Setup of build 77:
Design main, start of the top module:
module main(
    input wire clk,
    input wire rst,
    input wire [3:0] sensor,
    input wire [2:0] sw,
    output wire [1:0] servo
    );
wire [7:0] Servo_R;
wire [7:0] Servo_L;
wire clk_40MHz;
wire clk_1KHz;
wire clk_100MHz;
wire tick_40MHz;
wire tick_1KHz;
wire [10:0] pid_output, position;
servo_handler my_servo (
    .clk(clk_100MHz),
    .en(tick_1KHz),
    .rst(rst),
    .servo_l(Servo_L),
    .servo_r(Servo_R),
    .pid_output(pid_output)
);       
servo_to_PWM my_PWM(
    .clk(clk_100MHz),
    .rst(rst),
    .servo_L(Servo_L),
    .servo_R(Servo_R),
    .PWM_L(servo[0]),
    .PWM_R(servo[1])
);
clock_managment_unit my_clk(
.clk(clk),
.rst(rst),
.clk_100MHz(clk_100MHz),
.clk_40MHz(clk_40MHz),
.clk_1KHz(clk_1KHz),
.tick_40MHz(tick_40MHz),
.tick_1KHz(tick_1KHz)
);
pid my_pid(
    .kp_sw(sw[0]),
    .ki_sw(sw[1]),
    .kd_sw(sw[2]),
    .clk(clk_100MHz),
    .en(tick_40MHz),
    .rst(rst),
    .position(position),
    .pid_output(pid_output)
);
sensor_handler my_sensors(
    .clk(clk_100MHz),
    .rst(rst),
    .sensors(sensor),
    .position(position)
);
endmodule
Size: ~2400 cells after synthesis, roughly 180 flip-flops.
Settings: LEC_CHECK=0, ABC_AREA=1, CAP_MARGIN=0, CORE_ASPECT_RATIO=0.92, CORE_MARGIN=2, CORE_UTILIZATION=72, CTS_CLUSTER_DIAMETER=130, HOLD_SLACK_MARGIN=-0.0, MAX_ROUTING_LAYER=met5, PLACE_DENSITY_LB_ADDON=0.01, SETUP_SLACK_MARGIN=-0.51, SLEW_MARGIN=20, TNS_END_PERCENT=55; clock period 10.4 ns.
run.sh (not shown) runs the stock make flow with config.mk's settings and CLKGATE_MAP_FILE=.
Build 77 got as far as global routing, where a tool error ended the run.
Relative to build 77, the following input files were edited for build 18:
Settings: a deleted CORE_ASPECT_RATIO that had been 0.92; a deleted HOLD_SLACK_MARGIN that had been -0.0; a deleted MAX_ROUTING_LAYER that had been met5; a deleted SETUP_SLACK_MARGIN that had been -0.51; a deleted TNS_END_PERCENT that had been 55; a change of CAP_MARGIN from 0 to 20; a change of PLACE_DENSITY_LB_ADDON from 0.01 to 0.04; a deleted CTS_CLUSTER_DIAMETER that had been 130; a change of the clock period (ns, I/O delays scaled along) from 10.4 to 11.5.
Findings:
Each of build 77 and build 18 falls short of a clean finish. Diff build 18..build 77 | area fraction in full adders, half adders and majority gates | unchanged. Compared build 18 vs build 77, and vertical die dimension is up in build 18. Standard-cell row count on build 18 is up relative to build 77. On total die size, build 77 and build 18 are basically level.
Relative to build 18, the following input files were edited for build 81:
Settings: CTS_CLUSTER_SIZE now 79, previously not set; TNS_END_PERCENT now 70, previously not set; SETUP_SLACK_MARGIN now 2.96, previously not set; the clock period (ns, I/O delays scaled along) now 9.86, was 11.5.
Notes after the runs:
- | routability-driven placement congestion ratio | lower: build 81 |
- Measured against build 81, the number of cells after detailed placement of build 18 comes out at 0.926 times the reference value.
- Maximum buffer depth of the clock tree: build 81 vs build 18 — no meaningful difference
- Number of gates given a new drive strength after cts of build 81 exceeds that of build 18 by more than half.
- In the summary table, build 81 is marked failed, with error GRT-0232 raised in global routing.
- The count of unique library cells instantiated by Yosys on build 18 is in line with that on build 81.
- From build 18 to build 81 the numbers moved as follows: post-synthesis share of cell area spent on full adders, half adders and majority gates has remained practically unchanged, post-placement cell area has increased, gate count of the mapped netlist has remained practically unchanged.
--- input diff build 81..build 29 ---
Settings: TNS_END_PERCENT removed (was 70); CTS_CLUSTER_SIZE removed (was 79); SETUP_SLACK_MARGIN removed (was 2.96); CORE_UTILIZATION changed from 72 to 57; PLACE_DENSITY_LB_ADDON removed (was 0.04); the clock period (ns, I/O delays scaled along) changed from 9.86 to 10.1.
[summary]
Layout checks on build 29: not met. Flow itself completed; violations: negative setup slack.
Looking only at core footprint, and setting everything else aside, the higher value of build 81 and build 29 goes to build 29.
Taking build 81 as the reference, in build 29 post-cts resize count saw an increase, minimum setup slack after placement up 220 ps, full die area picked up an extra 6000 µm², number of synthesized flops with an enable pin flat, post-CTS repair timing setup buffer count higher.
Relative to build 29, the following input files were edited for build 74:
Settings: setting TNS_END_PERCENT to 5 for the first time; changing CORE_UTILIZATION from 57 to 61; setting CTS_CLUSTER_DIAMETER to 65 for the first time; removing ABC_AREA (formerly 1); changing the clock period (ns, I/O delays scaled along) from 10.1 to 7.57.
### Flow results
- Build 74: flow complete, layout not clean; failing: negative setup slack
- A biggest combinational cell group after synthesis of AND-OR/OR-AND gates is what build 74 shows, while simple AND/OR/NAND/NOR gates belongs to build 29.
- Between build 74 and build 29, it is build 74 whose and-or/or-and share of the synthesized area is higher, by 14 points.
- Per the comparison of build 74 with build 29, area taken by flip-flops and latches did not really move; total detailed-routing wirelength shows an increase of 7200 µm.
- Relative to build 29, the number of standard cells after synthesis measured on build 74 has decreased by more than 10%.
- Taking build 74 over build 29, the first-pass GRT wire length ratio works out to 1.14.
- Setup slack came out lower on build 74 than on build 29.
The following lists how build 23 was set up differently from build 74:
Settings: a deleted TNS_END_PERCENT that had been 5; an added CTS_CLUSTER_SIZE of 100; a deleted CTS_CLUSTER_DIAMETER that had been 65; a change of CORE_UTILIZATION from 61 to 40; an added SETUP_SLACK_MARGIN of -1.4; a change of the clock period (ns, I/O delays scaled along) from 7.57 to 14.0.
- As for a clean layout from build 74 and build 23, there is none.
- Build 74 finished every stage; the final checks, however, were not passed, the failures being negative setup slack.
- my_pid.d[10] as the worst setup path endpoint was reported by build 23, and my_pid.d[9] by build 74.
- Build 23 vs. build 74: number of buffer and inverter stages on the critical path went down by 10.
- Higher core utilization among build 74 and build 23: build 74
- Run comparison: build 23 slowest cell on the critical path nor3_1; build 74 slowest cell on the critical path or4_4
- The run showing the smaller headroom to the max-slew limit is build 74.
- Against build 74 as the reference, build 23 delivers a lower global-route usage.
- The higher non-clock buffer count of build 74 and build 23 is in build 74.
- Looking at vertical extent of the die across build 74 and build 23, the one that comes out lower is build 74.
- Going from build 74 to build 23, the number of gates resized after cts was found to have gone down by 97.
- The run showing the greater wire length is build 74.

---

## job 6980
main again, from the RTL that the note above started with.
==> flow/config.mk <==
export PLATFORM = sky130hd
export DESIGN_NAME = main
export DESIGN_NICKNAME = main
export VERILOG_FILES = /design/flow/design.v
export SDC_FILE = /design/flow/constraint.sdc
export NUM_CORES = 4
export LEC_CHECK = 0
export ABC_AREA = 1
export CAP_MARGIN = 20
export CORE_MARGIN = 2
export CORE_UTILIZATION = 72
export CTS_CLUSTER_DIAMETER = 254
export CTS_CLUSTER_SIZE = 98
export PLACE_DENSITY = 0.36
export SETUP_SLACK_MARGIN = 2.15
export SLEW_MARGIN = 20
export TNS_END_PERCENT = 10
==> flow/constraint.sdc <==
create_clock -name core_clock -period 7.94 [get_ports {clk}]
set_input_delay 1.5880 -clock core_clock [delete_from_list [all_inputs] [get_ports {clk}]]
set_output_delay 1.5880 -clock core_clock [all_outputs]
set_load 0.01 [all_outputs]
Complete run, failing final checks: job 6980, reason setup timing.
Here is what was changed in the inputs of job 7506 compared with job 6980.
- clearing CTS_CLUSTER_DIAMETER, which used to be 254
- clearing PLACE_DENSITY, which used to be 0.36
- clearing TNS_END_PERCENT, which used to be 10
- clearing SETUP_SLACK_MARGIN, which used to be 2.15
- swapping 7.94 for 11.3 in the clock period (ns, I/O delays scaled along)
## What came out
The layout from job 7506, despite a flow that completed every stage, fails the layout checks, with the failing checks listed as setup timing. Job 7506: arrival time at the worst endpoint 2.55 ns above job 6980. Job 7506: routed via count 1274 above job 6980. Count of clock buffers in the final design ended up 1 lower on job 7506 than on job 6980. Compared with job 6980, job 7506 shows a wire length of the first global-routing pass that is 11000 µm lower. Compared with job 6980, in job 7506 estimated wirelength of the detail-placed design dropped 8.3%, logic area +about 12%, count of non-CTS buffers in the layout decreased by about 40% relative to the old numbers.
Here is what was changed in the inputs of job 5738 compared with job 7506.
- an added SETUP_SLACK_MARGIN of -0.5
- an added PLACE_DENSITY of 0.36
- a change of CTS_CLUSTER_SIZE from 98 to 99
- a change of the clock period (ns, I/O delays scaled along) from 11.3 to 7.53
Results
- The log for job 5738 ends in global routing with error DPL-0038, so the run never completed.
- Comparing job 5738 against job 7506, there is no change at all in placement row count.
- Fraction of synthesized cell area in xor and xnor cells: job 7506 vs job 5738, no meaningful difference
- Re die size: no difference whatsoever between job 7506 and job 5738.
- Largest buffer count on any clock path came out exactly the same in job 7506 and job 5738.
- Per the comparison of job 5738 with job 7506, synthesized cell count now sits at about the same level, HPWL after detailed placement now larger.
- On routability-driven placement congestion ratio: job 5738 sits below job 7506.
- Job 5738 reports a higher post-cts sizing count than job 7506 does.
- Delta (job 5738 minus job 7506): setup fix buffers added after clock tree synthesis shows an increase of 50, initial core utilization has remained practically unchanged.
## Diff of input files: job 5692 against job 5738
- PLACE_DENSITY no longer set, was 0.36
- CTS_CLUSTER_SIZE no longer set, was 99
- ABC_AREA no longer set, was 1
- SETUP_SLACK_MARGIN no longer set, was -0.5
- CORE_UTILIZATION now 61, was 72
- the clock period (ns, I/O delays scaled along) now 10.9, was 7.53
- Relative to job 5738, simple-gate portion of the synthesized area decreased by 12 points in job 5692.
- Summary of job 5692 over job 5738: mean area per synthesized cell grew by about 20%; adder and majority cell fraction of the synthesized area now sits lower; sequential share of the synthesized area lost 0.57 points.
- Going from job 5738 to job 5692, die span in y grows by 15 µm.
- Diff job 5738 -> job 5692: area after synthesis increased about 2.7%, post-synthesis cell count decreased about 14%.
- NOTE number of gates resized after CTS job 5738->job 5692 decreased by more than a quarter
- Overall chip area: lower on job 5738
- Job 5692 completed end to end; final checks failed (setup timing).
Modified inputs, job 3370 compared to job 5692
- an added ABC_AREA of 1
- a change of CORE_UTILIZATION from 61 to 72
- an added CTS_CLUSTER_SIZE of 99
- a change of the clock period (ns, I/O delays scaled along) from 10.9 to 12.7
Notes after the runs:
Summary of job 5692 and job 3370: one run falls short of a clean finish, namely job 5692. Job 5692 had finished all stages when the layout checks came back failing, citing setup timing. Compared with job 5692, job 3370 shows wire length per cell after detailed routing lower by about 18%. Job 5692 → job 3370: area of the placeable core shows a reduction of 18%; routed wire length moved down; cell area after technology mapping now smaller. Summary of job 3370 over job 5692: post-route core utilization shows a reduction of 3.2 points, total instance count after detailed placement shows a reduction of 82, fraction of area in registers shows an increase of 4.4 points, worst relative slew slack shows an increase of 11 points. Share of the synthesized netlist area taken by xor and xnor gates (job 3370 over job 5692): decrease, 4.0 points. Worst path required time (higher): job 3370.

---

main again, from the RTL that the note above started with.
## main
module main(
    input wire clk,
    input wire rst,
    input wire [3:0] sensor,
    input wire [2:0] sw,
    output wire [1:0] servo
    );
Settings: LEC_CHECK=0, ABC_AREA=0, CAP_MARGIN=20, CORE_MARGIN=2, CORE_UTILIZATION=72, CTS_CLUSTER_DIAMETER=336, CTS_CLUSTER_SIZE=98, SLEW_MARGIN=20; clock period 6.59 ns.
The starting point died in global routing, error GRT-0116.
==> next run, changes <==
--- a/flow/config.mk
+++ b/flow/config.mk
@@ -6,9 +6,10 @@
 export NUM_CORES = 4
 export LEC_CHECK = 0
-export ABC_AREA = 0
+export ABC_AREA = 1
 export CAP_MARGIN = 20
 export CORE_MARGIN = 2
 export CORE_UTILIZATION = 72
-export CTS_CLUSTER_DIAMETER = 336
+export CTS_CLUSTER_DIAMETER = 254
 export CTS_CLUSTER_SIZE = 98
 export SLEW_MARGIN = 20
+export TNS_END_PERCENT = 10
==> flow/constraint.sdc (replaced) <==
create_clock -name core_clock -period 7.94 [get_ports {clk}]
set_input_delay 1.5880 -clock core_clock [delete_from_list [all_inputs] [get_ports {clk}]]
set_output_delay 1.5880 -clock core_clock [all_outputs]
set_load 0.01 [all_outputs]
Result: With this change the flow reached the layout checks and failed them: setup timing. Area after synthesis goes down by 2.6%. Die size goes down by 2.5%. Synthesized cell count goes up by 16%.
==> next run, changes <==
--- a/flow/config.mk
+++ b/flow/config.mk
@@ -10,6 +10,5 @@
 export CORE_MARGIN = 2
 export CORE_UTILIZATION = 72
-export CTS_CLUSTER_DIAMETER = 254
-export CTS_CLUSTER_SIZE = 98
+export CTS_CLUSTER_SIZE = 51
+export PLACE_DENSITY_LB_ADDON = 0.25
 export SLEW_MARGIN = 20
-export TNS_END_PERCENT = 10
==> flow/constraint.sdc (replaced) <==
create_clock -name core_clock -period 14.0 [get_ports {clk}]
set_input_delay 2.8000 -clock core_clock [delete_from_list [all_inputs] [get_ports {clk}]]
set_output_delay 2.8000 -clock core_clock [all_outputs]
set_load 0.01 [all_outputs]
Effect: With this change the flow finished clean; worst hold slack got worse by 0.014 ns; synthesized cell count does not change; register-to-register slack improved by 4.5 ns.
==> next run, changes <==
==> flow/config.mk (replaced) <==
export PLATFORM = sky130hd
export DESIGN_NAME = main
export DESIGN_NICKNAME = main
export VERILOG_FILES = /design/flow/design.v
export SDC_FILE = /design/flow/constraint.sdc
export NUM_CORES = 4
export LEC_CHECK = 0
export CAP_MARGIN = 20
export CORE_MARGIN = 2
export CORE_UTILIZATION = 40
export SLEW_MARGIN = 20
Effect: The new run passed the timing, design-rule and antenna checks; register-to-register slack got worse by 0.61 ns; sequential share of layout area falls by 1.3 points; global-route usage falls by 14 points; hold slack barely changes; setup slack got worse by 0.61 ns; die size rises by well over a third; synthesized area rises by a few percent; first-iteration DRC count falls by roughly a tenth; wire length rises by roughly a tenth.

---

Starting RTL as in the previous note.
==> flow/design.v (excerpt) <==
module main(
    input wire clk,
    input wire rst,
    input wire [3:0] sensor,
    input wire [2:0] sw,
    output wire [1:0] servo
    );
clock: 14.0 ns
lec_check: 0
cap_margin: 20
core_margin: 2
core_utilization: 40
cts_cluster_diameter: 100
cts_cluster_size: 100
setup_slack_margin: -1.4
slew_margin: 20
The first run finished with setup timing left.
Then changed:
- SETUP_SLACK_MARGIN: -1.4 -> default
- TNS_END_PERCENT: default -> 10
This time the run completed without violations; clock skew hardly moves; global-route usage does not change; worst setup slack improves by 780 ps; routed wire length goes up by 0.82%; cell area rose by 1.6%; area after synthesis stays the same.
Then changed:
- ABC_AREA: default -> 1
- CAP_MARGIN: 20 -> 40
- CORE_MARGIN: 2 -> 7
- CORE_UTILIZATION: 40 -> 61
- CTS_CLUSTER_DIAMETER: 100 -> 95
- CTS_CLUSTER_SIZE: 100 -> 73
- GPL_ROUTABILITY_DRIVEN: default -> 0
- PLACE_DENSITY_LB_ADDON: default -> 0.24
- SETUP_SLACK_MARGIN: default -> 0.98
- SLEW_MARGIN: 20 -> 15
- TNS_END_PERCENT: 10 -> 70
=> Die area falls by 28%. Wire length falls by about 11%. Synthesized area falls by about 2.6%. Worst hold slack improved by 4.4 ps. Non-clock buffer count falls by 28.
Then changed:
- ABC_AREA: 1 -> default
- CAP_MARGIN: 40 -> 20
- CELL_PAD_IN_SITES_DETAIL_PLACEMENT: default -> 0
- CELL_PAD_IN_SITES_GLOBAL_PLACEMENT: default -> 2
- CORE_ASPECT_RATIO: default -> 1.92
- CORE_MARGIN: 7 -> 2
- CORE_UTILIZATION: 61 -> 29
- CTS_CLUSTER_DIAMETER: 95 -> default
- CTS_CLUSTER_SIZE: 73 -> default
- GPL_ROUTABILITY_DRIVEN: 0 -> default
- HOLD_SLACK_MARGIN: default -> 0.24
- MAX_ROUTING_LAYER: default -> met5
- MIN_ROUTING_LAYER: default -> met1
- PLACE_DENSITY_LB_ADDON: 0.24 -> 0.13
- SETUP_SLACK_MARGIN: 0.98 -> default
- SLEW_MARGIN: 15 -> 20
- TNS_END_PERCENT: 70 -> 100
Routed wire length rose by 52%.
Area after synthesis rose by about 2.7%.
Via count rose by about 3%.
Final area rose by 13%.
Register-to-register slack degrades by 1100 ps.
Clock-buffer cell count rose by 8.
Hold slack degrades by 10 ps.
Non-clock buffer count rose by 178.
Then changed:
- CELL_PAD_IN_SITES_DETAIL_PLACEMENT: 0 -> 1
- CORE_UTILIZATION: 29 -> 40
- HOLD_SLACK_MARGIN: 0.24 -> default
- MAX_ROUTING_LAYER: met5 -> met4
=> The changed run went through all stages and came out clean; hold slack gets better by 5.5 ps; synthesized cell count stays the same; register-to-register slack gets worse by 110 ps; design area shrinks by a few percent; non-clock buffer count drops by 95; maximum frequency drops slightly.
